==> flow/run.sh <==
#!/bin/bash
# the make line also repeats each setting of config.mk as NAME=value (left out here)
make -C /OpenROAD-flow-scripts/flow DESIGN_CONFIG=/design/flow/config.mk WORK_HOME=/design/flow/orfs CLKGATE_MAP_FILE= finish
==> flow/constraint.sdc <==
create_clock -name core_clock -period 10.1 [get_ports {clk}]
set_input_delay 2.0200 -clock core_clock [delete_from_list [all_inputs] [get_ports {clk}]]
set_output_delay 2.0200 -clock core_clock [all_outputs]
set_load 0.01 [all_outputs]
==> flow/design.v <==
`timescale 1ns/10ps
module CannyEdge(dAddrRegRow, dAddrRegCol, bWE, bCE, InData, OutData,
	OPMode, bOPEnable, dReadReg, dWriteReg,	clk, rst_b);
	input 	[2:0]						dAddrRegRow, dAddrRegCol;  
	input									bWE, bCE;  
	input 	[8-1:0] 	InData;
	output 	[8-1:0] 	OutData;
	reg     	[8-1:0] 	OutData;
	input 	[2:0]						OPMode;   
	input 								bOPEnable;  
	input 	[3:0]						dReadReg, dWriteReg;
	input									clk, rst_b;
	reg   [8-1:0]			regX[0:24];	 
	reg 	[8-1:0]			regY[0:24];	 
	reg 	[8-1:0]			regZ[0:24];	 
	wire 	[8-1:0]			gf[0:24];	 
	wire signed [31:0]	sobelX[0:8]; 
	wire signed [31:0]	sobelY[0:8]; 
	reg 	[8-1:0]			Out_gf, Out_gradient, Out_direction, Out_bThres;
	parameter 							dThresHigh = 15;
	parameter							dThresLow = 10;
	reg 		[31:0]					tpSum, Sum;
	reg		[1:0]						IntSignal;
	reg signed	 	[31:0] 			Gx, Gy, fGx, fGy, Gxadd, Gyadd, Gxyadd, fGx_t;
	reg signed	[1:0]					dx, dy;
	integer 								i, j, k;
	assign gf[0] =1;  assign gf[1] =3;  assign gf[2]=4;   assign gf[3]=3;   assign gf[4]=1;
	assign gf[5] =3;  assign gf[6] =7;  assign gf[7]=10;  assign gf[8]=7;   assign gf[9]=3;
	assign gf[10]=4;  assign gf[11]=10; assign gf[12]=16; assign gf[13]=10; assign gf[14]=4;
	assign gf[15]=3;  assign gf[16]=7;  assign gf[17]=10; assign gf[18]=7;  assign gf[19]=3;
	assign gf[20]=1;  assign gf[21]=3;  assign gf[22]=4;  assign gf[23]=3;  assign gf[24]=1;
	assign sobelX[0]=-1;	assign sobelX[1]=0; assign sobelX[2]=1;
	assign sobelX[3]=-2;	assign sobelX[4]=0; assign sobelX[5]=2;
	assign sobelX[6]=-1;	assign sobelX[7]=0; assign sobelX[8]=1;
	assign sobelY[0]=1;	assign sobelY[1]=2; assign sobelY[2]=1;
	assign sobelY[3]=0;	assign sobelY[4]=0; assign sobelY[5]=0;
	assign sobelY[6]=-1;	assign sobelY[7]=-2; assign sobelY[8]=-1;
	always @(posedge clk or negedge rst_b)
		begin
			if(!rst_b)
				IntSignal <= 2'b00;
			else if(bCE==1'b0)
				IntSignal <= IntSignal;
			else if(bOPEnable==1'b1)
				IntSignal <= 2'b00;
			else if(OPMode == 0)
				IntSignal <= (IntSignal == 2'b00) ? 2'b01 : (IntSignal == 2'b01) ? 2'b00 : IntSignal;
			else if(OPMode == 1)
				IntSignal <= IntSignal + 2'b01;
			else if(OPMode == 2 || OPMode == 3)
				IntSignal <= (IntSignal == 2'b00) ? 2'b01 : (IntSignal == 2'b01) ? 2'b00 : IntSignal;
			else
				IntSignal <= IntSignal;
		end
	always @(posedge clk)
		begin
			if(!rst_b) 
				begin
				end
			else if(bCE==1'b0 && bWE==1'b0) 
				begin
					if(dWriteReg == 0)
						regX[dAddrRegRow*5+dAddrRegCol] <= InData;
					else if(dWriteReg == 1)
						regY[dAddrRegRow*5+dAddrRegCol] <= InData;
					else if(dWriteReg == 2)
						regZ[dAddrRegRow*5+dAddrRegCol] <= InData;
				end
			else if(bCE==1'b0 && bWE==1'b1)
				begin
					if(dReadReg == 0)
						OutData <= Out_gf;
					else if(dReadReg == 1)
						OutData <= Out_gradient;
					else if(dReadReg == 2)
						OutData <= Out_direction;
					else if(dReadReg == 3)
						OutData <= regX[dAddrRegRow*5+dAddrRegCol];
					else if(dReadReg == 4)
						OutData <= Out_bThres;
				end
			else
				begin
					if(bOPEnable==1'b0)
						begin
							if(OPMode == 0)
								begin
									if(IntSignal == 2'b00)	
										begin
											tpSum = 0;
											for(i=0; i<25; i=i+1)
												begin
													Sum = regX[i]*gf[i];
													tpSum = tpSum + Sum;
												end
										end
									else if(IntSignal == 2'b01) 
										begin
										 Out_gf <= (tpSum>>7);
										end
									else 
										begin
											Out_gf <= Out_gf;
										end
								end
							else if(OPMode == 1)
								begin
									if(IntSignal == 2'b00)	
										begin
											Gx = 0;
											Gy = 0;
											for (j=0; j<3; j=j+1)
												for (k=0; k<3; k=k+1)
													begin
														Gxadd = regX[j*5+k]*sobelX[j*3+k];
														Gx = Gx + Gxadd;
														Gyadd = regX[j*5+k]*sobelY[j*3+k];
														Gy = Gy + Gyadd;
													end 
										end
									else if(IntSignal == 2'b01) 
										begin
											if(Gx<0 && Gy<0)
												begin
													Gxyadd = (-Gx) + (-Gy);
												end
											else if(Gx>0 && Gy<0)
												begin
													Gxyadd = Gx + (-Gy);
												end
											else if(Gx<0 && Gy>0)
												begin
													Gxyadd = (-Gx) + Gy;
												end
											else 
												begin
													Gxyadd = Gx + Gy;
												end
											if(Gxyadd < 0)	Gxyadd = -Gxyadd;
											Out_gradient <= (Gxyadd>>3);
										end	
									else if(IntSignal == 2'b10) 
										begin
											if(Gy < 0)
												begin
													fGx <= -Gx;
													fGy <= -Gy;
												end
											else
												begin
													fGx <= Gx;
													fGy <= Gy;
												end
										end
									else if(IntSignal == 2'b11) 
										begin
											if(fGx >= 0)
												begin
													fGx_t = (5*fGx)>>1;
													if(fGx_t < 0) fGx_t = -fGx_t;
													if(fGy <= (fGx>>1))
														begin
															Out_direction <= 0;
														end
													else if(fGy <= fGx_t)
														begin
															Out_direction <= 45;
														end
													else
														begin
															Out_direction <= 90;
														end
												end
											else  
												begin
													fGx_t = ((-5)*fGx)>>1;
													if(fGx_t < 0) fGx_t = -fGx_t;
													if(fGy <= ((-fGx)>>1))
														begin
															Out_direction <= 0;
														end
													else if(fGy <= fGx_t)
														begin
															Out_direction <= 135;
														end
													else
														begin
															Out_direction <= 90;
														end
												end
										end
								end
							else if(OPMode == 2)
								begin
									if(IntSignal == 2'b00) 
										begin
											if(regY[6] == 0)
												begin
													dx <= 1;
													dy <= 0;
												end
											else if(regY[6] == 45)
												begin
													dx <= 1;
													dy <= -1;
												end
											else if(regY[6] == 90)
												begin
													dx <= 0;
													dy <= -1;
												end
											else 
												begin
													dx <= -1;
													dy <= -1;
												end
										end
									else if(IntSignal == 2'b01) 
										begin
											if(regX[6]>=regX[(1+dy)*5+dx+1] && regX[6]>=regX[(1-dy)*5-dx+1])
												begin
													regX[(1+dy)*5+dx+1] <= 0;
													regX[(1-dy)*5-dx+1] <= 0;
												end
											else
												begin
													regX[6] <= 0;
												end
										end
								end
							else if(OPMode == 3)
								begin
									if(IntSignal == 2'b00) 
										begin
											if(regY[6] == 0)
												begin
													dx <= 0;
													dy <= -1;
												end
											else if(regY[6] == 45)
												begin
													dx <= -1;
													dy <= -1;
												end
											else if(regY[6] == 90)
												begin
													dx <= 1;
													dy <= 0;
												end
											else 
												begin
													dx <= 1;
													dy <= -1;
												end
										end	
									else if(IntSignal == 2'b01) 
										begin
											if(regX[6] >= dThresHigh)		 
												Out_bThres <= 1;
											else if(regX[6] <= dThresLow)		 
												Out_bThres <= 0;
											else					 
												begin
													if(regX[6-5*dy-dx] >= dThresHigh || regX[6+5*dy+dx] >= dThresHigh)
														Out_bThres <= 1;
													else if(regZ[6-5*dy-dx] == 1 || regZ[6+5*dy+dx] == 1)
														Out_bThres <= 1;
													else
														Out_bThres <= 0;
												end
										end
								end
						end	
				end  
		end
endmodule
==> flow/config.mk <==
export PLATFORM = sky130hd
export DESIGN_NAME = CannyEdge
export DESIGN_NICKNAME = CannyEdge
export VERILOG_FILES = /design/flow/design.v
export SDC_FILE = /design/flow/constraint.sdc
export NUM_CORES = 4
export LEC_CHECK = 0
export ABC_AREA = 1
export CAP_MARGIN = 20
export CORE_ASPECT_RATIO = 1.88
export CORE_MARGIN = 2
export CORE_UTILIZATION = 72
export HOLD_SLACK_MARGIN = 0.2
export MAX_ROUTING_LAYER = met4
export PLACE_DENSITY_LB_ADDON = 0.09
export SETUP_SLACK_MARGIN = 2.98
export SLEW_MARGIN = 20
==> results of run 1 <==
per-stage QoR:
| step | total power, uW | setup slack, ns | cells | cell area, um2 |
|---|---|---|---|---|
| floorplan | 7150 | 2.10 | 8912 | 71400 |
| global placement | 9060 | 1.35 | 10100 | 73300 |
| detailed placement | 9310 | 1.15 | 10100 | 73300 |
| CTS | 12500 | 1.55 | 10300 | 77600 |
per-layer routing:
| metal | GRT overflow | GRT usage |
|---|---|---|
| met1 | 24 | 0.735 |
| met4 | 446 | 0.849 |
| met3 | 23 | 0.594 |
| met2 | 1011 | 0.998 |
| met5 | - | - |
timing repair:
action | CTS
hold buffers | 0
endpoints found under the setup margin | 301
buffers inserted | 90
pin swaps | 149
gates resized | 334
==> GITHUB_STEP_SUMMARY, run 1 <==
## Implementation flow summary

| Metric | Value |
|---|---|
| Die width | 233 um |
| Post-synth EDFFs | 377 |
| FP Core Util | 0.723 |
| Mux share | 0.00338 |
| Chip area | 101000 um2 |
| Yosys warns | 1 |
| First error | [ERROR GRT-0116] Global routing finished with congestion. Check the congestion regions in the DRC Viewer. |
| Synthesized area | 71000 um2 |
| Register share after synthesis | 0.233 |
| Synthesized registers | 636 |
| AO/OA Area Share | 0.0817 |
| Post-synth top area cell | fa_1 |
| Distinct lib cells | 65 |
| Status | stopped before the end |
| Syn Inst Count | 8912 |
| CTS Buffer Depth | 3 |
| Mapped Nets | 10400 |
| GP Congestion | 1.20 |
| Yosys adder share | 0.339 |
| Port bufs | 37 |
| Yosys cell count | 8912 |
| Avg Inst Size Synth | 7.97 um2 |
| Htree depth | 2 |
| Yosys Chip Area | 71000 um2 |
| Biggest area cells | fa_1, edfxtp_1, ha_1, nand2_1, inv_1 |
| XOR Share, Synth | 0.0333 |
| Dominant cell area share | 0.211 |
| Global route total overflow | 1504 |
| I/O pins | 38 |
| Clock Root Buffer | clkbuf_16 |
| Synth cell count leaders | nand2_1, inv_1, nor2_1 |
| Dominant kind of combinational cell | adder cells |
| Failed at | global routing |
| Ys async rst share | 0.00314 |
| DP Wirelength | 231000 um |
| Chip height | 435 um |
| Clock sink total | 636 |
| Core footprint | 98300 um2 |
| # rows | 158 |
| TritonCTS Buffers | 60 |
| Top cell type by instance count after synthesis | nand2_1 |
| Commonest flop | edfxtp_1 |
| Yosys simple share | 0.214 |
| GRT Total Usage | 0.799 |
==> run 2, diff against run 1 <==
Settings changed: ABC_AREA 1 to 0, CELL_PAD_IN_SITES_DETAIL_PLACEMENT set to 1, CORE_ASPECT_RATIO 1.88 to 0.69, CORE_MARGIN 2 to 3, CORE_UTILIZATION 72 to 20, GPL_TIMING_DRIVEN set to 1, HOLD_SLACK_MARGIN 0.2 to 0.15, MIN_ROUTING_LAYER set to met1, PLACE_DENSITY_LB_ADDON 0.09 to 0.03, SETUP_SLACK_MARGIN 2.98 to 2.08, SLEW_MARGIN 20 to 30.
Clock period 10.1 ns to 7.0 ns, I/O delays scaled along.
==> run 2 against run 1 <==
Synthesized cell count shrank 26%; die size grew to 3.4 times the previous value; area after synthesis shrank 4.8%; the layout now fails its checks (negative setup slack).
==> GITHUB_STEP_SUMMARY, run 2 <==
### Metrics collected by this job

| Metric | Value |
|---|---|
| Status | failed layout checks |
| SO Faults | negative setup slack |
| Hold endpoint | Out_gf[0] |
| Global-route wire length before repair | 444000 um |
| Setup-failing EPs final | 52 |
| DP Wirelength | 264000 um (+15%) |
| Dominant kind of combinational cell | adder cells |
| Port bufs | 37 (unchanged) |
| Initial antenna violation count | 43 |
| Peak VDD IR | 0.416 mV |
| Die width | 706 um (+200%) |
| Crit end category | flip-flop |
| Global route total overflow | 0 |
| Yosys cell count | 6561 (-26%) |
| TritonCTS Buffers | 86 (+43%) |
| Avg Inst Size Synth | 10.3 um2 (+29%) |
| FP Core Util | 0.202 (-0.521) |
| Wirelength per Cell | 26.2 um |
| Minimum clock period | 8.97 ns |
| CTS Buffer Depth | 3 (unchanged) |
| Max Cap Viol | 0 |
| Delay-heaviest family, CP | adder cells |
| Worst setup SP type | flip-flop |
| XOR Share, Synth | 0.0500 (+0.0168) |
| Worst Hold Class | reg -> reg |
| Htree depth | 3 (+1) |
| Hold Startpoint | tpSum[7] |
| Worst Reg-to-Reg Cells | 43 |
| RSZ-0062 raised after global routing | true |
| Combinational power share | 0.565 |
| Static leakage | 0.0385 uW |
| Tcrit/Tclk final | 1.28 |
| Mapped Nets | 8068 (-23%) |
| Yosys adder share | 0.357 (+0.0172) |
| Detailed-route via count | 53000 |
| Comb power | 11800 uW |
| FF-to-FF Start | regX[10][4] |
| Hold Path Cell Cnt | 0 |
| I/O pins | 38 (unchanged) |
| Final worst setup slack | -1.97 ns |
| Yosys warns | 1 (unchanged) |
| Drc violations | 0 |
| CP max FO | 2 |
| P_seq | 4260 uW |
| AO/OA Area Share | 0.0932 (+0.0115) |
| Total negative slack | -70.65 ns |
| Number of buffer and inverter stages on the critical path | 27 |
| Data arrival, critical path | 9.43 ns |
| ANT nets after route | 0 |
| Insertion delay at the late pin of the worst-skew pair | 0.77 ns |
| Post-synth top area cell | fa_1 |
| Sequential share of power | 0.204 |
| Chip height | 489 um (+12%) |
| Worst Path Required | 7.46 ns |
| Top power group | combinational logic |
| Syn Inst Count | 6561 (-26%) |
| Hold-fix buffers, CTS | 0 (unchanged) |
| Synthesized area | 67600 um2 (-4.8%) |
| Crit path largest cell delay | 0.60 ns |
| Core footprint | 335000 um2 (+240%) |
| Slowest-stage cell, CP | fa_2 |
| Slew @ Worst Pin | 1.10 ns |
| Post-synth EDFFs | 377 (unchanged) |
| Endpoints failing hold | 0 |
| Top cell type by instance count after synthesis | inv_1 |
| Chip area | 345000 um2 (+240%) |
| Nets | 9069 |
| Psw | 8730 uW |
| Clock Power Share | 0.231 |
| Clock Root Buffer | clkbuf_16 |
| Clock skew | 0.0945 ns |
| Finished Core Util | 0.263 |
| Commonest flop | edfxtp_1 |
| Vias/cell | 4.38 |
| PwrDens | 237 nW/um2 |
| Synth cell count leaders | inv_1, fa_1, ha_1 |
| CTS tree | built |
| Distinct lib cells | 91 (+40%) |
| Worst Setup EP | tpSum[14] |
| Dominant cell area share | 0.222 (+0.0107) |
| Clk slew on worst S/H paths | 0.06 ns |
| Sw Ratio | 0.418 |
| Biggest area cells | fa_1, edfxtp_1, ha_1, dfxtp_1, inv_1 |
| # rows | 176 (+11%) |
| Area Growth Syn to Fin | 30.3% |
| Power Internal | 12200 uW |
| GP Congestion | 0.869 (-28%) |
| Setup Crit Path Kind | reg -> reg |
| Hold_ws | 0.421 ns |
| Synthesized registers | 636 (unchanged) |
| Yosys Chip Area | 67600 um2 (-4.8%) |
| Mux share | 0.0811 (+0.0777) |
| CP Depth | 43 |
| Tool warning count | 84 |
| Clock sink total | 636 (unchanged) |
| RR Endpoint | tpSum[14] |
| Ys async rst share | 0.00314 (unchanged) |
| Critical path launch point | regX[10][4] |
| Cell mode on critical path | buf_6 |
| Pin count of the biggest net entering global routing | 53 |
| R2R setup slack | -1.97 ns |
| Vias in the first global route | 56200 |
| Clk. pwr | 4820 uW |
| Pre-antenna DRT Iters | 5 |
| Slew Limit Headroom | 0.263 |
| GRT Total Usage | 0.187 |
| Max frequency | 111 MHz |
| Yosys simple share | 0.0984 (-0.116) |
| Post-Route WL | 317000 um |
| Iter 0 DRT Violations | 3717 |
| Slew Limit Fails | 0 |
| Register share after synthesis | 0.244 (+0.0118) |
[run 2: area by class of cell]
cell class,instances,area (um2)
diodes,17,42.5
fillers,37700,247000
clock inverters,49,648
flip-flops and latches,636,16600
inverters,1180,4460
repair buffers,1092,9230
multi-input cells,4566,49200
well taps,4450,5570
clock buffers,107,2360
[run 2: repair_timing]
| item | CTS | global route |
|---|---|---|
| hold endpoints to repair | 0 | 0 |
| buffers inserted | 79 | 101 |
| cloned | 0 | 2 |
| endpoints found under the setup margin | 472 | 464 |
| pin swaps | 239 | 188 |
| resized | 352 | 257 |
[run 2: stage by stage]
step / worst slack [ns] / power [uW] / instance area, um2 / instances
final: -1.97 / 20900 / 88100 / 12100
after global routing: -2.32 / 22200 / 88000 / 12100
after CTS: -1.91 / 20200 / 85900 / 12000
after detailed placement: -2.22 / 14300 / 80700 / 11700
after global placement: -2.13 / 14300 / 80600 / 11700
after floorplan: -1.75 / 9650 / 68400 / 6561
[run 2: routing by layer]
metal  global-route usage  routed length [um]  vias to the layer above
met1                0.315              184000                    27500
met5                    -                   0                        -
met2                0.229              114000                      956
met4               0.0209                3310                        0
met3               0.0239               15600                      171
li1                     -                   -                    24400
==> run 3, diff against run 2 <==
Settings changed: ABC_AREA 0 to unset, CAP_MARGIN 20 to 5, CELL_PAD_IN_SITES_DETAIL_PLACEMENT 1 to unset, CORE_ASPECT_RATIO 0.69 to 0.71, CORE_MARGIN 3 to 2, CORE_UTILIZATION 20 to 72, CTS_CLUSTER_DIAMETER set to 93, GPL_TIMING_DRIVEN 1 to unset, HOLD_SLACK_MARGIN 0.15 to unset, MIN_ROUTING_LAYER met1 to unset, PLACE_DENSITY_LB_ADDON 0.03 to unset, SETUP_SLACK_MARGIN 2.08 to 0.46, SLEW_MARGIN 30 to 20.
Clock period 7.0 ns to 8.29 ns, I/O delays scaled along.
==> run 3 against run 2 <==
Still fails the layout checks on negative setup slack; largest cell class unchanged; utilization increased by 56 points; global-route usage is 33 points higher; flip-flop count unchanged; hold slack worse by 0.0020 ns; clock power down about 30%; die size is 72% lower; count of clock-buffer cells in the layout fell by 18.
==> GITHUB_STEP_SUMMARY, run 3 <==
### Metrics collected by this job

| Metric | Value |
|---|---|
| Status | failed layout checks |
| SO Faults | negative setup slack |
| Detailed-route via count | 58900 (+11%) |
| Sw Ratio | 0.444 (+0.0256) |
| Iter 0 DRT Violations | 9699 (+160%) |
| Max Cap Viol | 0 (unchanged) |
| AO/OA Area Share | 0.0932 (unchanged) |
| Minimum clock period | 10.26 ns (+1.29 ns) |
| Hold_ws | 0.419 ns (-0.00202 ns) |
| Biggest area cells | fa_1, edfxtp_1, ha_1, dfxtp_1, inv_1 |
| Area Growth Syn to Fin | 13.0% |
| Setup Crit Path Kind | reg -> reg |
| Yosys simple share | 0.0984 (unchanged) |
| Insertion delay at the late pin of the worst-skew pair | 0.71 ns (-0.06 ns) |
| Finished Core Util | 0.823 (+0.560) |
| FF-to-FF Start | regX[10][3] |
| Combinational Area | 47500 um2 (-3.5%) |
| Wirelength per Cell | 31.3 um (+20%) |
| Max layer used | met4 |
| Pre-antenna DRT Iters | 13 (+8) |
| Cell mode on critical path | fa_1 |
| Final Non-Filler Cells | 8254 (-32%) |
| Number of buffer and inverter stages on the critical path | 11 (-59%) |
| Psw | 6970 uW (-20%) |
| TritonCTS Buffers | 69 (-20%) |
| GP Congestion | 1.10 (+26%) |
| Commonest flop | edfxtp_1 |
| Met2 routed wirelength | 103000 um (-9.2%) |
| Comb power | 8700 uW (-26%) |
| Clock sink total | 636 (unchanged) |
| RSZ-0062 raised after global routing | true |
| Yosys cell count | 6561 (unchanged) |
| Sequential share of power | 0.231 (+0.027) |
| Dominant cell area share | 0.222 (unchanged) |
| Hold Startpoint | tpSum[12] |
| Yosys Chip Area | 67600 um2 (unchanged) |
| Setup-failing EPs final | 40 (-23%) |
| Syn Inst Count | 6561 (unchanged) |
| Power Internal | 8740 uW (-28%) |
| Combinational power share | 0.554 (-0.011) |
| Worst setup SP type | flip-flop |
| Worst Path Required | 8.73 ns (+1.27 ns) |
| Synth cell count leaders | inv_1, fa_1, ha_1 |
| PwrDens | 206 nW/um2 (-13%) |
| Synthesized area | 67600 um2 (unchanged) |
| Clock Root Buffer | clkbuf_16 |
| Crit end category | flip-flop |
| Initial antenna violation count | 16 (-63%) |
| Hold endpoint | Out_gf[5] |
| Max frequency | 97.4 MHz (-13%) |
| Top cell type by instance count after synthesis | inv_1 |
| Hold-fix buffers, CTS | 0 (unchanged) |
| Tcrit/Tclk final | 1.24 (-0.0435) |
| Post-synth top area cell | fa_1 |
| Vias/cell | 7.13 (+63%) |
| CTS Buffer Depth | 3 (unchanged) |
| Slew Limit Headroom | 0.0799 (-0.183) |
| I/O pins | 38 (unchanged) |
| Vias in the first global route | 56900 (+1.4%) |
| Port bufs | 37 (unchanged) |
| Worst Hold Class | reg -> reg |
| Avg Inst Size Synth | 10.3 um2 (unchanged) |
| Critical path launch point | regX[10][3] |
| Delay-heaviest family, CP | adder cells |
| Global route total overflow | 0 (unchanged) |
| DP Wirelength | 181000 um (-31%) |
| Mapped Nets | 8068 (unchanged) |
| Yosys adder share | 0.357 (unchanged) |
| Global-route wire length before repair | 355000 um (-20%) |
| Post-Place Cells | 8021 (-32%) |
| Slew Limit Fails | 0 (unchanged) |
| Synthesized registers | 636 (unchanged) |
| Slew @ Worst Pin | 1.38 ns (+0.283 ns) |
| GRT Total Usage | 0.517 (+0.330) |
| Dominant kind of combinational cell | adder cells |
| WL met3 | 46300 um (+200%) |
| Register share after synthesis | 0.244 (unchanged) |
| RR Endpoint | Gy[30] |
| Worst Reg-to-Reg Cells | 41 (-4.7%) |
| Htree depth | 3 (unchanged) |
| Clk slew on worst S/H paths | 0.07 ns (about the same) |
| R2R setup slack | -1.97 ns (about the same) |
| Top power group | combinational logic |
| Post-synth EDFFs | 377 (unchanged) |
| # rows | 94 (-47%) |
| Chip height | 262 um (-46%) |
| Crit path largest cell delay | 0.63 ns (+0.03 ns) |
| Clk. pwr | 3380 uW (-30%) |
| Pin count of the biggest net entering global routing | 70 (+32%) |
| Post-Route WL | 259000 um (-18%) |
| Mux share | 0.0811 (unchanged) |
| Yosys warns | 1 (unchanged) |
| XOR Share, Synth | 0.0500 (unchanged) |
| Hold Path Cell Cnt | 0 (unchanged) |
| Data arrival, critical path | 10.70 ns (+1.27 ns) |
| Static leakage | 0.0346 uW (-10%) |
| Chip area | 96300 um2 (-72%) |
| Clock skew | 0.0780 ns (-0.0165 ns) |
| Distinct lib cells | 91 (unchanged) |
| Clock Power Share | 0.215 (-0.016) |
| Met1 Wirelength | 88700 um (-52%) |
| P_seq | 3630 uW (-15%) |
| CP max FO | 3 (+1) |
| ANT nets after route | 0 (unchanged) |
| Fillers | 4864 (-87%) |
| CTS tree | built |
| Register Area | 16500 um2 (-0.13%) |
| Endpoints failing hold | 0 (unchanged) |
| Drc violations | 0 (unchanged) |
| CP Depth | 41 (-4.7%) |
| Slowest-stage cell, CP | fa_1 |
| Nets | 8438 (-7.0%) |
| FP Core Util | 0.728 (+0.526) |
| Peak VDD IR | 0.452 mV (+8.6%) |
| Core footprint | 92800 um2 (-72%) |
| Ys async rst share | 0.00314 (unchanged) |
| Die width | 368 um (-48%) |
| Final worst setup slack | -1.97 ns (-0.00232 ns) |
| Worst Setup EP | Gy[30] |
| Tool warning count | 86 (+2.4%) |
[run 3: stage by stage]
stage	setup TNS, ns	power (uW)	worst slack [ns]	instance area, um2
6_report	-49.13	15700	-1.97	76400
3_3_place_gp	-5.77	10300	-0.570	71900
5_1_grt	-49.84	15900	-2.07	76400
3_5_place_dp	-14.59	10600	-0.893	71900
2_1_floorplan	-2.55	7940	-0.463	67900
4_1_cts	-14.52	14200	-0.812	75300
[run 3: layout make-up]
class	instances	area share
antenna	19	0.000622
clock buffer	89	0.0245
clock inverter	38	0.00724
inverter	1180	0.0581
multi-input combinational	4566	0.622
sequential	636	0.217
tap	1248	0.0204
timing repair buffer	478	0.0508
[run 3: per-layer routing]
| layer | vias up | global-route usage |
|---|---|---|
| met4 | 0 | 0.232 |
| met1 | 27900 | 0.659 |
| li1 | 23100 | - |
| met2 | 6053 | 0.718 |
| met3 | 1860 | 0.219 |
| met5 | - | - |
[run 3: timing repair]
action / in CTS / in global routing
pin swaps: 91 / 133
setup buffers: 51 / 36
resized: 139 / 168
endpoints found under the setup margin: 44 / 89
==> run 4, diff against run 3 <==
Settings changed: CAP_MARGIN 5 to 20, CORE_ASPECT_RATIO 0.71 to unset, CORE_UTILIZATION 72 to 40, CTS_CLUSTER_DIAMETER 93 to unset, MAX_ROUTING_LAYER met4 to unset, PLACE_DENSITY set to 0.6, SETUP_SLACK_MARGIN 0.46 to unset.
Clock period 8.29 ns to 12.0 ns, I/O delays scaled along.
==> run 4 against run 3 <==
The run now finishes clean; area after synthesis is the same; fmax up 0.56%; cell count is 6.9% higher; largest power group unchanged.
==> GITHUB_STEP_SUMMARY, run 4 <==
### Metrics collected by this job

| Metric | Value |
|---|---|
| Mux share | 0.0811 (unchanged) |
| Commonest flop | edfxtp_1 |
| Number of buffer and inverter stages on the critical path | 7 (-4) |
| RR Endpoint | Gx[31] |
| Psw | 3850 uW (-45%) |
| Iter 0 DRT Violations | 4324 (-55%) |
| Top power group | combinational logic |
| P_seq | 2510 uW (-31%) |
| CP max FO | 9 (+6) |
| Setup bufs post-CTS | 0 (-100%) |
| Chip area | 172000 um2 (+79%) |
| Clock sink total | 636 (unchanged) |
| TritonCTS Buffers | 73 (+5.8%) |
| Sw Ratio | 0.419 (-0.0248) |
| Pin count of the biggest net entering global routing | 69 (-1.4%) |
| Tcrit/Tclk final | 0.850 (-0.387) |
| Slowest-stage cell, CP | dfxtp_1 |
| Worst Reg-to-Reg Cells | 36 (-12%) |
| Avg Inst Size Synth | 10.3 um2 (unchanged) |
| Detailed-route via count | 49500 (-16%) |
| Port bufs | 37 (unchanged) |
| Syn Inst Count | 6561 (unchanged) |
| Combinational power share | 0.475 (-0.079) |
| Post-Route WL | 212000 um (-18%) |
| Die width | 415 um (+13%) |
| Synthesized registers | 636 (unchanged) |
| Status | complete, no violations |
| FP Core Util | 0.404 (-0.325) |
| Drc violations | 0 (unchanged) |
| Clk. pwr | 2320 uW (-31%) |
| Clk slew on worst S/H paths | 0.06 ns (about the same) |
| Hold endpoint | Out_gf[1] |
| FF-to-FF Start | regX[5][0] |
| Slew Limit Headroom | 0.184 (+0.104) |
| Hold Path Cell Cnt | 0 (unchanged) |
| Core footprint | 167000 um2 (+80%) |
| Yosys cell count | 6561 (unchanged) |
| Endpoints failing hold | 0 (unchanged) |
| Yosys adder share | 0.357 (unchanged) |
| Initial antenna violation count | 23 (+7) |
| DP Wirelength | 171000 um (-5.5%) |
| Minimum clock period | 10.20 ns (-0.0570 ns) |
| GRT Total Usage | 0.248 (-0.269) |
| Worst Path Required | 12.42 ns (+3.69 ns) |
| Total negative slack | 0 ns (+49.13 ns) |
| R2R setup slack | 1.80 ns (+3.77 ns) |
| XOR Share, Synth | 0.0500 (unchanged) |
| Synth cell count leaders | inv_1, fa_1, ha_1 |
| Distinct lib cells | 91 (unchanged) |
| Finished Core Util | 0.437 (-0.386) |
| Slew Limit Fails | 0 (unchanged) |
| RSZ-0062 raised after global routing | false |
| Data arrival, critical path | 10.62 ns (-0.08 ns) |
| Hold_ws | 0.421 ns (+0.00253 ns) |
| Vias in the first global route | 50500 (-11%) |
| ANT nets after route | 0 (unchanged) |
| Hold-fix buffers, CTS | 0 (unchanged) |
| Clock Root Buffer | clkbuf_16 |
| Chip height | 415 um (+58%) |
| Yosys warns | 1 (unchanged) |
| Yosys simple share | 0.0984 (unchanged) |
| Global-route wire length before repair | 322000 um (-9.4%) |
| Critical path launch point | regX[5][0] |
| Slew @ Worst Pin | 1.22 ns (-0.159 ns) |
| Clock skew | 0.0541 ns (-0.0239 ns) |
| Worst setup SP type | flip-flop |
| Peak VDD IR | 0.285 mV (-37%) |
| Hold Startpoint | tpSum[8] |
| GP Congestion | 0.998 (-9.0%) |
| CP Depth | 36 (-12%) |
| Post-CTS Resized | 0 (-100%) |
| Dominant kind of combinational cell | adder cells |
| Register share after synthesis | 0.244 (unchanged) |
| Clock Power Share | 0.252 (+0.037) |
| Top cell type by instance count after synthesis | inv_1 |
| Max Cap Viol | 0 (unchanged) |
| Area Growth Syn to Fin | 8.19% |
| Crit end category | flip-flop |
| Post-place setup slack | 1.87 ns (+2.76 ns) |
| Ys async rst share | 0.00314 (unchanged) |
| Tot Pwr | 9200 uW (-41%) |
| Sequential share of power | 0.273 (+0.042) |
| Dominant cell area share | 0.222 (unchanged) |
| Nets | 8069 (-4.4%) |
| Post-synth EDFFs | 377 (unchanged) |
| I/O pins | 38 (unchanged) |
| Worst Setup EP | Gx[31] |
| Insertion delay at the late pin of the worst-skew pair | 0.70 ns (about the same) |
| Comb power | 4370 uW (-50%) |
| Static leakage | 0.0326 uW (-5.9%) |
| Max frequency | 98.0 MHz (+0.56%) |
| Post-synth top area cell | fa_1 |
| PwrDens | 126 nW/um2 (-39%) |
| Global route total overflow | 0 (unchanged) |
| Pre-antenna DRT Iters | 6 (-7) |
| Crit path largest cell delay | 0.80 ns (+0.17 ns) |
| CTS Buffer Depth | 3 (unchanged) |
| Mapped Nets | 8068 (unchanged) |
| Delay-heaviest family, CP | adder cells |
| Vias/cell | 5.61 (-21%) |
| Yosys Chip Area | 67600 um2 (unchanged) |
| Wirelength per Cell | 24.1 um (-23%) |
| Final worst setup slack | 1.80 ns (+3.77 ns) |
| Biggest area cells | fa_1, edfxtp_1, ha_1, dfxtp_1, inv_1 |
| Cell mode on critical path | fa_1 |
| CTS tree | built |
| Tool warning count | 80 (-7.0%) |
| Power Internal | 5350 uW (-39%) |
| AO/OA Area Share | 0.0932 (unchanged) |
| # rows | 150 (+60%) |
| Setup-failing EPs final | 0 (-100%) |
| Setup Crit Path Kind | reg -> reg |
| Htree depth | 3 (unchanged) |
| Synthesized area | 67600 um2 (unchanged) |
| Worst Hold Class | reg -> reg |
run 4: per-stage QoR:
| stage | std cells | cell area, um2 |
|---|---|---|
| 2_1_floorplan | 6561 | 67600 |
| 3_3_place_gp | 8690 | 70600 |
| 3_5_place_dp | 8691 | 70600 |
| 4_1_cts | 8821 | 73100 |
| 5_1_grt | 8823 | 73100 |
| 6_report | 8824 | 73100 |
run 4: final cells by class:
type	count	area, um2
repair buffers	105	888
well taps	2204	2760
flip-flops and latches	636	16500
fillers	15900	94300
clock inverters	39	448
diodes	3	7.51
inverters	1180	4430
clock buffers	91	2010
multi-input cells	4566	46000
run 4: routing by layer:
metal | part of all wire | track usage | vias up
li1 | - | - | 22300
met1 | 0.44 | 0.344 | 24800
met2 | 0.44 | 0.381 | 1935
met3 | 0.081 | 0.0475 | 399
met4 | 0.043 | 0.0959 | 8
met5 | 0.00032 | 0 | -
==> run 5, diff against run 4 <==
Settings changed: ABC_AREA set to 1, CORE_UTILIZATION 40 to 71.
Clock period 12.0 ns to 12.2 ns, I/O delays scaled along.
==> run 5 against run 4 <==
Sequential share of layout area is 0.67 points lower; critical path type unchanged; first-iteration DRC count increased by 120%; hold slack improved by 0.0019 ns; highest routed layer unchanged; sequential power about the same; clock power increased by 4%; worst setup slack improved by 0.83 ns; fmax rose by 6.5%.
==> GITHUB_STEP_SUMMARY, run 5 <==
### Metrics collected by this job

| Metric | Value |
|---|---|
| Worst Setup EP | Gy[29] |
| Max Cap Viol | 0 (unchanged) |
| Top power group | combinational logic |
| Distinct lib cells | 65 (-29%) |
| Clk slew on worst S/H paths | 0.06 ns (about the same) |
| Sequential share of power | 0.246 (-0.027) |
| Wirelength per Cell | 26.8 um (+11%) |
| Port bufs | 37 (unchanged) |
| Commonest flop | edfxtp_1 |
| ANT nets after route | 0 (unchanged) |
| Yosys adder share | 0.339 (-0.0172) |
| Dominant kind of combinational cell | adder cells |
| Post-synth top area cell | fa_1 |
| Tool warning count | 82 (+2.5%) |
| GP Congestion | 1.12 (+12%) |
| CP max FO | 7 (-2) |
| DP Wirelength | 207000 um (+21%) |
| Initial antenna violation count | 16 (-30%) |
| Max frequency | 104 MHz (+6.5%) |
| Hold-fix buffers, CTS | 0 (unchanged) |
| Dominant cell area share | 0.211 (-0.0107) |
| Chip height | 320 um (-23%) |
| Pre-antenna DRT Iters | 12 (+6) |
| Comb power | 5210 uW (+19%) |
| Endpoints failing hold | 0 (unchanged) |
| Yosys cell count | 8912 (+36%) |
| XOR Share, Synth | 0.0333 (-0.0168) |
| Minimum clock period | 9.58 ns (-0.627 ns) |
| Static leakage | 0.0382 uW (+17%) |
| Syn Inst Count | 8912 (+36%) |
| RSZ-0062 raised after global routing | false |
| Area Growth Syn to Fin | 6.08% |
| Setup bufs post-CTS | 0 (unchanged) |
| Post-synth EDFFs | 377 (unchanged) |
| Power Internal | 5360 uW (+0.35%) |
| Vias in the first global route | 67300 (+33%) |
| Clock Root Buffer | clkbuf_16 |
| Drc violations | 0 (unchanged) |
| Pin count of the biggest net entering global routing | 82 (+19%) |
| Tcrit/Tclk final | 0.785 (-0.0653) |
| Hold Startpoint | tpSum[7] |
| CTS tree | built |
| CP Depth | 37 (+2.8%) |
| Vias/cell | 6.52 (+16%) |
| Hold_ws | 0.423 ns (+0.00192 ns) |
| Delay-heaviest family, CP | adder cells |
| Ys async rst share | 0.00314 (unchanged) |
| Yosys warns | 1 (unchanged) |
| Crit end category | flip-flop |
| Setup Crit Path Kind | reg -> reg |
| Clock skew | 0.0873 ns (+0.0332 ns) |
| Cell mode on critical path | inv_1 |
| Worst Reg-to-Reg Cells | 37 (+2.8%) |
| AO/OA Area Share | 0.0817 (-0.0115) |
| Status | complete, no violations |
| Data arrival, critical path | 10.10 ns (-0.52 ns) |
| Number of buffer and inverter stages on the critical path | 9 (+2) |
| Synth cell count leaders | nand2_1, inv_1, nor2_1 |
| Mapped Nets | 10400 (+29%) |
| CTS Buffer Depth | 3 (unchanged) |
| Hold Path Cell Cnt | 0 (unchanged) |
| Top cell type by instance count after synthesis | nand2_1 |
| Total negative slack | 0 ns (unchanged) |
| Insertion delay at the late pin of the worst-skew pair | 0.73 ns (+0.03 ns) |
| Register share after synthesis | 0.233 (-0.0118) |
| Post-Route WL | 274000 um (+29%) |
| Sw Ratio | 0.469 (+0.0500) |
| Slowest-stage cell, CP | fa_1 |
| Post-CTS Resized | 0 (unchanged) |
| TritonCTS Buffers | 72 (-1.4%) |
| Synthesized area | 71000 um2 (+5.1%) |
| Worst Path Required | 12.72 ns (+0.30 ns) |
| Peak VDD IR | 0.175 mV (-39%) |
| Hold endpoint | Out_gf[0] |
| Detailed-route via count | 66700 (+35%) |
| Biggest area cells | fa_1, edfxtp_1, ha_1, nand2_1, inv_1 |
| RR Endpoint | Gy[29] |
| Clock Power Share | 0.239 (-0.013) |
| Core footprint | 98700 um2 (-41%) |
| FP Core Util | 0.719 (+0.316) |
| Chip area | 103000 um2 (-40%) |
| Clk. pwr | 2410 uW (+4%) |
| Fillers | 6781 (-57%) |
| PwrDens | 134 nW/um2 (+6.6%) |
| Global route total overflow | 0 (unchanged) |
| Worst setup SP type | flip-flop |
| R2R setup slack | 2.62 ns (+0.83 ns) |
| Psw | 4740 uW (+23%) |
| Crit path largest cell delay | 0.67 ns (-0.13 ns) |
| Setup-failing EPs final | 0 (unchanged) |
| Global-route wire length before repair | 406000 um (+26%) |
| Slew @ Worst Pin | 1.26 ns (+0.0354 ns) |
| GRT Total Usage | 0.534 (+0.287) |
| Slew Limit Fails | 0 (unchanged) |
| Die width | 320 um (-23%) |
| Nets | 10400 (+29%) |
| Combinational power share | 0.515 (+0.040) |
| Synthesized registers | 636 (unchanged) |
| Mux share | 0.00338 (-0.0777) |
| P_seq | 2480 uW (about the same) |
| Iter 0 DRT Violations | 9615 (+120%) |
| Yosys simple share | 0.214 (+0.116) |
| FF-to-FF Start | regX[10][2] |
| Clock sink total | 636 (unchanged) |
| Worst Hold Class | reg -> reg |
| Yosys Chip Area | 71000 um2 (+5.1%) |
| Htree depth | 3 (unchanged) |
| Critical path launch point | regX[10][2] |
| I/O pins | 38 (unchanged) |
| Slew Limit Headroom | 0.154 (-0.0305) |
| # rows | 115 (-23%) |
| Avg Inst Size Synth | 7.97 um2 (-23%) |
-- run 5: per-layer routing --
metal / global-route usage / vias up / routed length (um)
met4: 0.508 / 16 / 33900
met2: 0.817 / 5613 / 117000
li1: - / 28200 / -
met1: 0.585 / 30700 / 86400
met3: 0.176 / 2113 / 36600
met5: 0 / - / 101
-- run 5: final cells by class --
type                       instances  area, um2  share of cell area
timing repair buffer             108        901              0.0120
inverter                        1575       5910              0.0785
multi-input combinational       6496      47800               0.635
tap                             1287       1610              0.0214
sequential                       636      16500               0.219
antenna                            6       15.0            0.000199
clock inverter                    38        566             0.00751
clock buffer                      94       1990              0.0264
-- run 5: stage by stage --
step                      total power [uW]  cell area, um2  std cells   util  worst slack, ns
after floorplan                       5810           71000       8912      -             3.78
after global placement                7130           72700      10100  0.737             2.98
after detailed placement              7380           72700      10100  0.737             2.85
after CTS                             9760           75300      10200  0.763             2.76
after global routing                 10500           75300      10200  0.763             2.14
final                                10100           75300      10200  0.763             2.62
==> run 6, diff against run 5 <==
Settings changed: CORE_ASPECT_RATIO set to 1.88, CORE_UTILIZATION 71 to 70, HOLD_SLACK_MARGIN set to 0.2, MAX_ROUTING_LAYER set to met5, PLACE_DENSITY 0.6 to unset, PLACE_DENSITY_LB_ADDON set to 0.2, SETUP_SLACK_MARGIN set to 0.46.
Clock period 12.2 ns to 6.93 ns, I/O delays scaled along.
==> run 6 against run 5 <==
The flow now stops in global routing; synthesized cell count did not move; die size increased by 1.5%; area after synthesis is the same.
==> GITHUB_STEP_SUMMARY, run 6 <==
## Implementation flow summary

| Metric | Value |
|---|---|
| Register share after synthesis | 0.233 (unchanged) |
| Post-synth EDFFs | 377 (unchanged) |
| AO/OA Area Share | 0.0817 (unchanged) |
| Commonest flop | edfxtp_1 |
| Syn Inst Count | 8912 (unchanged) |
| GRT Total Usage | 0.823 |
| Clock sink total | 636 (unchanged) |
| DP Wirelength | 241000 um (+17%) |
| I/O pins | 38 (unchanged) |
| Post-synth top area cell | fa_1 |
| Failed at | global routing |
| Global route total overflow | 1777 |
| Port bufs | 37 (unchanged) |
| Top cell type by instance count after synthesis | nand2_1 |
| XOR Share, Synth | 0.0333 (unchanged) |
| Dominant cell area share | 0.211 (unchanged) |
| Clock Root Buffer | clkbuf_16 |
| Post-Place Cells | 10700 (+5.6%) |
| Synthesized area | 71000 um2 (unchanged) |
| Status | stopped before the end |
| Yosys Chip Area | 71000 um2 (unchanged) |
| Synth cell count leaders | nand2_1, inv_1, nor2_1 |
| Core footprint | 101000 um2 (+2.2%) |
| Ys async rst share | 0.00314 (unchanged) |
| FP Core Util | 0.704 (-0.0156) |
| Avg Inst Size Synth | 7.97 um2 (unchanged) |
| Mux share | 0.00338 (unchanged) |
| GP Congestion | 1.20 (+6.7%) |
| Synthesized registers | 636 (unchanged) |
| Yosys adder share | 0.339 (unchanged) |
| Yosys warns | 1 (unchanged) |
| Dominant kind of combinational cell | adder cells |
| Distinct lib cells | 65 (unchanged) |
| Yosys cell count | 8912 (unchanged) |
| Hold-fix buffers, CTS | 0 (unchanged) |
| TritonCTS Buffers | 58 (-19%) |
| Yosys simple share | 0.214 (unchanged) |
| Htree depth | 2 (-1) |
| First error | [ERROR GRT-0116] Global routing finished with congestion. Check the congestion regions in the DRC Viewer. |
| CTS Buffer Depth | 3 (unchanged) |
| Mapped Nets | 10400 (unchanged) |
| Chip area | 104000 um2 (+1.5%) |
| Die width | 236 um (-26%) |
| Chip height | 441 um (+38%) |
| Biggest area cells | fa_1, edfxtp_1, ha_1, nand2_1, inv_1 |
| # rows | 160 (+39%) |
[run 6: stage by stage]
stage	TNS (ns)	setup WS [ns]	util	instance area (um2)
3_3_place_gp	-50.11	-1.48	0.776	78300
4_1_cts	-56.91	-1.48	0.811	81800
3_5_place_dp	-61.01	-1.65	0.776	78300
2_1_floorplan	-30.70	-1.07	-	71900
[run 6: what timing repair did]
item | in CTS
gates cloned | 0
pin swaps | 161
endpoints found under the setup margin | 59
gates resized | 276
buffers inserted | 46
[run 6: metal layers]
metal  GRT overflow  track usage
met3             24        0.646
met5              8        0.209
met4            603        0.931
met1              5        0.771
met2           1137         1.03
==> run 7, diff against run 6 <==
Settings changed: ABC_AREA 1 to unset, CORE_ASPECT_RATIO 1.88 to 0.88, CORE_UTILIZATION 70 to 72, CTS_CLUSTER_SIZE set to 100, HOLD_SLACK_MARGIN 0.2 to unset, MAX_ROUTING_LAYER met5 to unset, PLACE_DENSITY set to 0.64, PLACE_DENSITY_LB_ADDON 0.2 to unset, SETUP_SLACK_MARGIN 0.46 to 1.16.
Clock period 6.93 ns to 10.7 ns, I/O delays scaled along.
==> run 7 against run 6 <==
The run now finishes clean; area after synthesis shrank 4.8%; die size shrank 7.5%; synthesized cell count shrank 26%.
==> GITHUB_STEP_SUMMARY, run 7 <==
### Metrics collected by this job

| Metric | Value |
|---|---|
| Chip height | 291 um (-34%) |
| Biggest area cells | fa_1, edfxtp_1, ha_1, dfxtp_1, inv_1 |
| ANT nets after route | 0 |
| Combinational power share | 0.490 |
| DP Wirelength | 173000 um (-28%) |
| Core footprint | 93100 um2 (-7.7%) |
| Chip area | 96300 um2 (-7.5%) |
| Avg Inst Size Synth | 10.3 um2 (+29%) |
| Hold Path Cell Cnt | 0 |
| Pre-antenna DRT Iters | 7 |
| Yosys Chip Area | 67600 um2 (-4.8%) |
| Post-synth top area cell | fa_1 |
| Worst Reg-to-Reg Cells | 25 |
| Post-synth EDFFs | 377 (unchanged) |
| FF-to-FF Start | regX[17][2] |
| Iter 0 DRT Violations | 6739 |
| Post-Route WL | 220000 um |
| Total negative slack | 0 ns |
| Max frequency | 105 MHz |
| Worst Setup EP | tpSum[12] |
| Setup Crit Path Kind | reg -> reg |
| Distinct lib cells | 91 (+40%) |
| Slowest-stage cell, CP | nor2_1 |
| Wirelength per Cell | 27.8 um |
| Power Internal | 6050 uW |
| RR Endpoint | tpSum[12] |
| Global-route wire length before repair | 330000 um |
| CP max FO | 5 |
| # rows | 105 (-34%) |
| Hold endpoint | Out_gf[0] |
| Synthesized area | 67600 um2 (-4.8%) |
| Top cell type by instance count after synthesis | inv_1 |
| Crit end category | flip-flop |
| Worst Hold Class | reg -> reg |
| Top power group | combinational logic |
| Slew Limit Headroom | 0.124 |
| Mapped Nets | 8068 (-23%) |
| Insertion delay at the late pin of the worst-skew pair | 0.69 ns |
| Hold Startpoint | tpSum[7] |
| Yosys cell count | 6561 (-26%) |
| Tool warning count | 87 |
| Clock Power Share | 0.245 |
| Worst Path Required | 11.05 ns |
| Status | complete, no violations |
| Comb power | 5200 uW |
| RSZ-0062 raised after global routing | true |
| Mux share | 0.0811 (+0.0777) |
| Static leakage | 0.0328 uW |
| Post-Place Cells | 7732 (-28%) |
| Global route total overflow | 0 |
| Endpoints failing hold | 0 |
| Yosys adder share | 0.357 (+0.0172) |
| Finished Core Util | 0.779 |
| Slew Limit Fails | 0 |
| Critical path launch point | regX[17][2] |
| GRT Total Usage | 0.465 |
| P_seq | 2820 uW |
| Commonest flop | edfxtp_1 |
| Pin count of the biggest net entering global routing | 124 |
| Area Growth Syn to Fin | 7.37% |
| Detailed-route via count | 53100 |
| Max Cap Viol | 0 |
| Yosys warns | 1 (unchanged) |
| Sw Ratio | 0.430 |
| Yosys simple share | 0.0984 (-0.116) |
| Slew @ Worst Pin | 1.31 ns |
| Tcrit/Tclk final | 0.893 |
| Dominant kind of combinational cell | adder cells |
| CTS Buffer Depth | 3 (unchanged) |
| I/O pins | 38 (unchanged) |
| Number of buffer and inverter stages on the critical path | 7 |
| Clk slew on worst S/H paths | 0.06 ns |
| CTS tree | built |
| PwrDens | 146 nW/um2 |
| Nets | 8109 |
| GP Congestion | 1.11 (-7.6%) |
| Synthesized registers | 636 (unchanged) |
| Clk. pwr | 2600 uW |
| Crit path largest cell delay | 0.75 ns |
| TritonCTS Buffers | 71 (+22%) |
| Die width | 331 um (+40%) |
| Register share after synthesis | 0.244 (+0.0118) |
| AO/OA Area Share | 0.0932 (+0.0115) |
| Setup-failing EPs final | 0 |
| Hold-fix buffers, CTS | 0 (unchanged) |
| Peak VDD IR | 0.253 mV |
| Clock Root Buffer | clkbuf_16 |
| Worst setup SP type | flip-flop |
| R2R setup slack | 1.14 ns |
| Drc violations | 0 |
| XOR Share, Synth | 0.0500 (+0.0168) |
| Hold_ws | 0.408 ns |
| Final Non-Filler Cells | 7907 |
| CP Depth | 25 |
| Vias/cell | 6.72 |
| Psw | 4560 uW |
| Vias in the first global route | 53000 |
| Port bufs | 37 (unchanged) |
| Initial antenna violation count | 30 |
| Minimum clock period | 9.56 ns |
| Synth cell count leaders | inv_1, fa_1, ha_1 |
| Data arrival, critical path | 9.91 ns |
| Clock sink total | 636 (unchanged) |
| Dominant cell area share | 0.222 (+0.0107) |
| FP Core Util | 0.725 (+0.0217) |
| Delay-heaviest family, CP | adder cells |
| Fillers | 6087 |
| Syn Inst Count | 6561 (-26%) |
| Clock skew | 0.0470 ns |
| Ys async rst share | 0.00314 (unchanged) |
| Sequential share of power | 0.266 |
| Cell mode on critical path | fa_1 |
| Htree depth | 3 (+1) |
## run 7: metal layers
metal  vias to the layer above  routed length, um  global-route usage
met1                     26100              83900               0.631
met3                       844              34400               0.211
met4                        28              12200               0.204
met5                         -                513              0.0243
met2                      3761              89000               0.639
li1                      22500                  -                   -
## run 7: stage by stage
step	setup slack (ns)	cell area, um2	total power, uW
final	1.14	72500	10600
after global routing	1.06	72500	11000
after CTS	1.17	72000	10300
after detailed placement	0.563	69500	7700
after global placement	0.714	69500	7570
after floorplan	1.55	67600	6050
## run 7: cell type report
| class | count | area (um2) | area share |
|---|---|---|---|
| Antenna cell | 23 | 57.6 | 0.000793 |
| Clock buffer | 84 | 1830 | 0.0252 |
| Clock inverter | 41 | 577 | 0.00795 |
| Inverter | 1180 | 4430 | 0.0611 |
| Multi-Input combinational cell | 4566 | 46300 | 0.639 |
| Sequential cell | 636 | 16500 | 0.228 |
| Tap cell | 1230 | 1540 | 0.0212 |
| Timing Repair Buffer | 147 | 1230 | 0.0170 |
## run 7: timing repair
item	in CTS	in global routing
endpoints found under the setup margin	19	21
buffers inserted	6	19
gates cloned	0	0
resized	26	73
pin swaps	7	42
==> run 8, diff against run 7 <==
Settings changed: CORE_ASPECT_RATIO 0.88 to unset, CTS_CLUSTER_DIAMETER set to 94, CTS_CLUSTER_SIZE 100 to unset, PLACE_DENSITY 0.64 to 0.63, SETUP_SLACK_MARGIN 1.16 to -0.47.
Clock period 10.7 ns to 7.75 ns, I/O delays scaled along.
==> run 8 against run 7 <==
The layout now fails its checks (negative setup slack); synthesized cell count stayed put; first-iteration DRC count increased by 17%; final area is 6.1% higher; area after synthesis is the same; count of clock-buffer cells in the layout up 8; worst setup slack got worse by 2.5 ns; sequential share of layout area down 1.3 points; utilization grew 4.7 points; fmax up 4.4%; critical endpoint is now Gy[30].
==> GITHUB_STEP_SUMMARY, run 8 <==
### Metrics collected by this job

| Metric | Value |
|---|---|
| Status | failed layout checks |
| SO Faults | negative setup slack |
| Post-synth top area cell | fa_1 |
| Sequential share of power | 0.241 (-0.025) |
| Finished Cell Area | 76900 um2 (+6.1%) |
| PwrDens | 208 nW/um2 (+42%) |
| Commonest flop | edfxtp_1 |
| # rows | 112 (+6.7%) |
| Synth cell count leaders | inv_1, fa_1, ha_1 |
| Combinational power share | 0.529 (+0.039) |
| Global-route wire length before repair | 341000 um (+3.4%) |
| Wirelength per Cell | 28.2 um (+1.3%) |
| Endpoints failing hold | 0 (unchanged) |
| Slowest-stage cell, CP | fa_1 |
| Data arrival, critical path | 9.58 ns (-0.33 ns) |
| Chip height | 310 um (+6.5%) |
| Core footprint | 93200 um2 (about the same) |
| CP max FO | 5 (unchanged) |
| Peak VDD IR | 0.286 mV (+13%) |
| DP Wirelength | 174000 um (+0.30%) |
| Worst Path Required | 8.17 ns (-2.88 ns) |
| Max frequency | 109 MHz (+4.4%) |
| Top cell type by instance count after synthesis | inv_1 |
| Mux share | 0.0811 (unchanged) |
| CTS tree | built |
| Biggest area cells | fa_1, edfxtp_1, ha_1, dfxtp_1, inv_1 |
| Pin count of the biggest net entering global routing | 69 (-44%) |
| Tot Pwr | 16000 uW (+51%) |
| Yosys adder share | 0.357 (unchanged) |
| GRT Total Usage | 0.482 (+0.0170) |
| XOR Share, Synth | 0.0500 (unchanged) |
| Detailed-route via count | 56200 (+5.8%) |
| Setup Crit Path Kind | reg -> reg |
| Hold-fix buffers, CTS | 0 (unchanged) |
| Power Internal | 9310 uW (+54%) |
| Sw Ratio | 0.418 (-0.0117) |
| Slew Limit Fails | 0 (unchanged) |
| Register share after synthesis | 0.244 (unchanged) |
| Initial antenna violation count | 27 (-10%) |
| Minimum clock period | 9.15 ns (-0.402 ns) |
| R2R setup slack | -1.40 ns (-2.55 ns) |
| Post-place setup slack | -1.37 ns (-1.93 ns) |
| AO/OA Area Share | 0.0932 (unchanged) |
| Clock Power Share | 0.229 (-0.016) |
| Hold Startpoint | tpSum[8] |
| Distinct lib cells | 91 (unchanged) |
| Clock sink total | 636 (unchanged) |
| CP Depth | 32 (+28%) |
| Chip area | 96300 um2 (about the same) |
| Insertion delay at the late pin of the worst-skew pair | 0.68 ns (about the same) |
| Nets | 8536 (+5.3%) |
| Number of buffer and inverter stages on the critical path | 7 (unchanged) |
| Delay-heaviest family, CP | adder cells |
| GP Congestion | 1.07 (-3.2%) |
| Syn Inst Count | 6561 (unchanged) |
| Hold_ws | 0.418 ns (+0.0103 ns) |
| Dominant cell area share | 0.222 (unchanged) |
| Crit end category | flip-flop |
| DP Area | 72800 um2 (+4.7%) |
| Ys async rst share | 0.00314 (unchanged) |
| Worst Setup EP | Gy[30] |
| Static leakage | 0.0353 uW (+7.6%) |
| Post-synth EDFFs | 377 (unchanged) |
| TritonCTS Buffers | 70 (-1.4%) |
| Port bufs | 37 (unchanged) |
| Mapped Nets | 8068 (unchanged) |
| FP Core Util | 0.725 (about the same) |
| Final worst setup slack | -1.40 ns (-2.55 ns) |
| I/O pins | 38 (unchanged) |
| Tcrit/Tclk final | 1.18 (+0.288) |
| Synthesized area | 67600 um2 (unchanged) |
| Worst Reg-to-Reg Cells | 32 (+28%) |
| Die width | 310 um (-6.1%) |
| Hold Path Cell Cnt | 0 (unchanged) |
| Clk. pwr | 3670 uW (+41%) |
| Avg Inst Size Synth | 10.3 um2 (unchanged) |
| Top power group | combinational logic |
| Slew @ Worst Pin | 1.29 ns (-0.0255 ns) |
| Hold endpoint | Out_gf[1] |
| Comb power | 8460 uW (+63%) |
| FF-to-FF Start | regX[10][5] |
| Global route total overflow | 0 (unchanged) |
| Worst setup SP type | flip-flop |
| Iter 0 DRT Violations | 7862 (+17%) |
| Synthesized registers | 636 (unchanged) |
| Yosys Chip Area | 67600 um2 (unchanged) |
| Yosys cell count | 6561 (unchanged) |
| Clock skew | 0.0397 ns (-0.00737 ns) |
| Post-Route WL | 236000 um (+7.0%) |
| RSZ-0062 raised after global routing | true |
| Htree depth | 3 (unchanged) |
| Vias in the first global route | 56700 (+7.0%) |
| RR Endpoint | Gy[30] |
| P_seq | 3860 uW (+37%) |
| Critical path launch point | regX[10][5] |
| Yosys warns | 1 (unchanged) |
| Tool warning count | 85 (-2.3%) |
| CTS Buffer Depth | 3 (unchanged) |
| Slew Limit Headroom | 0.141 (+0.0170) |
| Vias/cell | 6.73 (+0.20%) |
| Yosys simple share | 0.0984 (unchanged) |
| Worst Hold Class | reg -> reg |
| Clk slew on worst S/H paths | 0.06 ns (about the same) |
| Cell mode on critical path | fa_1 |
| ANT nets after route | 0 (unchanged) |
| Pre-antenna DRT Iters | 9 (+2) |
| Max Cap Viol | 0 (unchanged) |
| Dominant kind of combinational cell | adder cells |
| Clock Root Buffer | clkbuf_16 |
| Crit path largest cell delay | 0.57 ns (-0.18 ns) |
| Setup-failing EPs final | 47 (+47) |
| Psw | 6690 uW (+47%) |
| Drc violations | 0 (unchanged) |
| Finished Core Util | 0.826 (+0.0468) |
| Fillers | 5257 (-14%) |
| Area Growth Syn to Fin | 13.9% |
## run 8: per-stage QoR
step / TNS [ns] / cells
finish: -41.21 / 8353
global route: -51.37 / 8350
CTS: -32.62 / 8330
detailed placement: -34.07 / 8147
global placement: -27.12 / 8147
floorplan: -15.88 / 6561
## run 8: cell type report
type                            count  area [um2]  area share
Antenna cell                       14        35.0    0.000455
Clock buffer                       92        1940      0.0252
Clock inverter                     36         553     0.00719
Inverter                         1180        4430      0.0576
Multi-Input combinational cell   4566       47300       0.615
Sequential cell                   636       16500       0.215
Tap cell                         1254        1570      0.0204
Timing Repair Buffer              575        4560      0.0593
## run 8: metal layers
metal	GRT usage	vias to the layer above	share of wire
li1	-	23300	-
met1	0.606	27300	0.34
met2	0.718	4372	0.43
met3	0.170	1268	0.14
met4	0.293	18	0.080
met5	0.00961	-	0.0011
## run 8: timing repair
action,4_1_cts,5_1_grt
gates cloned,0,0
pin swaps,141,141
setup endpoints to repair,34,48
gates resized,147,117
setup buffers,70,35
==> run 9, diff against run 8 <==
Settings changed: ABC_AREA set to 1, CELL_PAD_IN_SITES_DETAIL_PLACEMENT set to 1, CORE_ASPECT_RATIO set to 1.88, CORE_MARGIN 2 to 10, CORE_UTILIZATION 72 to 20, CTS_CLUSTER_DIAMETER 94 to unset, GPL_TIMING_DRIVEN set to 0, HOLD_SLACK_MARGIN set to 0.15, MAX_ROUTING_LAYER set to met4, PLACE_DENSITY 0.63 to unset, PLACE_DENSITY_LB_ADDON set to 0.2, SETUP_SLACK_MARGIN -0.47 to 0.46, SLEW_MARGIN 20 to 30.
Clock period 7.75 ns to 7.0 ns, I/O delays scaled along.
==> run 9 against run 8 <==
The layout still fails its checks (negative setup slack); clock skew decreased by 0.0036 ns; via count increased by 15%; critical path type unchanged; first-iteration DRC count decreased by 59%; highest routed layer is now met4; synthesized cell count increased by 36%.
==> GITHUB_STEP_SUMMARY, run 9 <==
### Metrics collected by this job

| Metric | Value |
|---|---|
| FP Core Util | 0.200 (-0.525) |
| Dominant cell area share | 0.211 (-0.0107) |
| Hold endpoint | Out_gf[3] |
| Sequential share of power | 0.202 (-0.039) |
| P_seq | 4410 uW (+14%) |
| Biggest area cells | fa_1, edfxtp_1, ha_1, nand2_1, inv_1 |
| Power Internal | 10900 uW (+17%) |
| Clk. pwr | 4410 uW (+20%) |
| CP max FO | 4 (-1) |
| Chip height | 837 um (+170%) |
| SO Faults | negative setup slack |
| Slowest-stage cell, CP | fa_2 |
| Tot Pwr | 21800 uW (+36%) |
| Nets | 10800 (+26%) |
| Data arrival, critical path | 9.65 ns (+0.07 ns) |
| Synth cell count leaders | nand2_1, inv_1, nor2_1 |
| Final worst setup slack | -2.09 ns (-0.685 ns) |
| Slew Limit Headroom | 0.275 (+0.134) |
| Distinct lib cells | 65 (-29%) |
| Synthesized area | 71000 um2 (+5.1%) |
| Tool warning count | 83 (-2.4%) |
| Worst Hold Class | reg -> reg |
| Max Cap Viol | 0 (unchanged) |
| Mapped Nets | 10400 (+29%) |
| Global route total overflow | 0 (unchanged) |
| Max layer used | met4 |
| Wirelength per Cell | 30.7 um (+8.8%) |
| Hold Startpoint | tpSum[10] |
| Met2 routed wirelength | 228000 um (+120%) |
| Ys async rst share | 0.00314 (unchanged) |
| ANT nets after route | 0 (unchanged) |
| Die width | 455 um (+46%) |
| Core footprint | 354000 um2 (+280%) |
| GP Congestion | 1.08 (+0.73%) |
| Yosys Chip Area | 71000 um2 (+5.1%) |
| Post-place setup slack | -3.77 ns (-2.41 ns) |
| Psw | 10900 uW (+63%) |
| Syn Inst Count | 8912 (+36%) |
| XOR Share, Synth | 0.0333 (-0.0168) |
| Initial antenna violation count | 37 (+37%) |
| Iter 0 DRT Violations | 3225 (-59%) |
| Top cell type by instance count after synthesis | nand2_1 |
| Yosys cell count | 8912 (+36%) |
| RSZ-0062 raised after global routing | true |
| Pre-antenna DRT Iters | 7 (-2) |
| Global-route wire length before repair | 583000 um (+71%) |
| Status | failed layout checks |
| Clk slew on worst S/H paths | 0.06 ns (about the same) |
| I/O pins | 38 (unchanged) |
| CTS tree | built |
| AO/OA Area Share | 0.0817 (-0.0115) |
| Worst Path Required | 7.56 ns (-0.61 ns) |
| PwrDens | 253 nW/um2 (+22%) |
| Worst Setup EP | Gy[31] |
| Endpoints failing hold | 0 (unchanged) |
| Insertion delay at the late pin of the worst-skew pair | 0.75 ns (+0.07 ns) |
| Setup Crit Path Kind | reg -> reg |
| CP Depth | 35 (+9.4%) |
| CTS Buffer Depth | 3 (unchanged) |
| # rows | 300 (+170%) |
| Htree depth | 3 (unchanged) |
| R2R setup slack | -2.09 ns (-0.69 ns) |
| Vias in the first global route | 72100 (+27%) |
| Clock sink total | 636 (unchanged) |
| Sw Ratio | 0.499 (+0.0810) |
| Post-synth EDFFs | 377 (unchanged) |
| DP Wirelength | 362000 um (+110%) |
| Critical path launch point | regX[10][4] |
| WL met3 | 15800 um (-53%) |
| Yosys warns | 1 (unchanged) |
| Crit end category | flip-flop |
| FF-to-FF Start | regX[10][4] |
| Drc violations | 0 (unchanged) |
| Clock Power Share | 0.202 (-0.027) |
| Vias/cell | 4.62 (-31%) |
| Hold Path Cell Cnt | 0 (unchanged) |
| Comb power | 13000 uW (+54%) |
| Worst setup SP type | flip-flop |
| Yosys adder share | 0.339 (-0.0172) |
| GRT Total Usage | 0.230 (-0.252) |
| Avg Inst Size Synth | 7.97 um2 (-23%) |
| Combinational power share | 0.596 (+0.067) |
| Synthesized registers | 636 (unchanged) |
| Crit path largest cell delay | 0.71 ns (+0.14 ns) |
| Post-synth top area cell | fa_1 |
| Slew @ Worst Pin | 1.09 ns (-0.202 ns) |
| RR Endpoint | Gy[31] |
| Setup-failing EPs final | 54 (+15%) |
| Worst Reg-to-Reg Cells | 35 (+9.4%) |
| Area Growth Syn to Fin | 21.7% |
| Detailed-route via count | 64800 (+15%) |
| Chip area | 380000 um2 (+290%) |
| Pin count of the biggest net entering global routing | 28 (-59%) |
| Commonest flop | edfxtp_1 |
| Port bufs | 37 (unchanged) |
| Minimum clock period | 9.09 ns (-0.0648 ns) |
| Tcrit/Tclk final | 1.30 (+0.117) |
| Met1 Wirelength | 121000 um (+48%) |
| Register share after synthesis | 0.233 (-0.0118) |
| Delay-heaviest family, CP | adder cells |
| Mux share | 0.00338 (-0.0777) |
| Clock Root Buffer | clkbuf_16 |
| Slew Limit Fails | 0 (unchanged) |
| TritonCTS Buffers | 73 (+4.3%) |
| Dominant kind of combinational cell | adder cells |
| Static leakage | 0.0406 uW (+15%) |
| Number of buffer and inverter stages on the critical path | 10 (+3) |
| Max frequency | 110 MHz (+0.71%) |
| Top power group | combinational logic |
| Post-Route WL | 430000 um (+83%) |
| Yosys simple share | 0.214 (+0.116) |
| Peak VDD IR | 0.269 mV (-5.9%) |
| Clock skew | 0.0361 ns (-0.00357 ns) |
-- run 9: layer usage --
layer,up-vias,GRT usage
li1,29000,-
met1,32600,0.176
met2,1830,0.420
met3,1335,0.0383
met4,0,0.267
met5,-,-
-- run 9: per-stage QoR --
step / hold WS (ns) / area (um2) / util / cells / TNS [ns]
2_1_floorplan: 0.400 / 71900 / - / 8912 / -27.91
3_3_place_gp: 0.406 / 78100 / 0.220 / 13600 / -871.62
3_5_place_dp: 0.408 / 79300 / 0.224 / 13700 / -371.88
4_1_cts: 0.426 / 84900 / 0.240 / 13900 / -65.81
5_1_grt: 0.427 / 86300 / 0.244 / 14000 / -78.57
6_report: 0.423 / 86400 / 0.244 / 14000 / -68.31
-- run 9: cell type report --
class / instances / area (um2)
Inverter: 1575 / 5970
Fill cell: 42100 / 268000
Antenna cell: 34 / 85.1
Sequential cell: 636 / 16700
Buffer: 205 / 1080
Timing Repair Buffer: 265 / 2960
Multi-Input combinational cell: 6496 / 51100
Tap cell: 4681 / 5860
Clock inverter: 41 / 694
Clock buffer: 95 / 1950
-- run 9: timing repair --
item / CTS / global route
hold buffers: 0 / 0
pin swaps: 140 / 113
gates resized: 523 / 261
endpoints found under the hold margin: 0 / 0
setup buffers: 123 / 50
endpoints found under the setup margin: 328 / 327
No activity file was given, so power comes from the tool's default toggle rates.
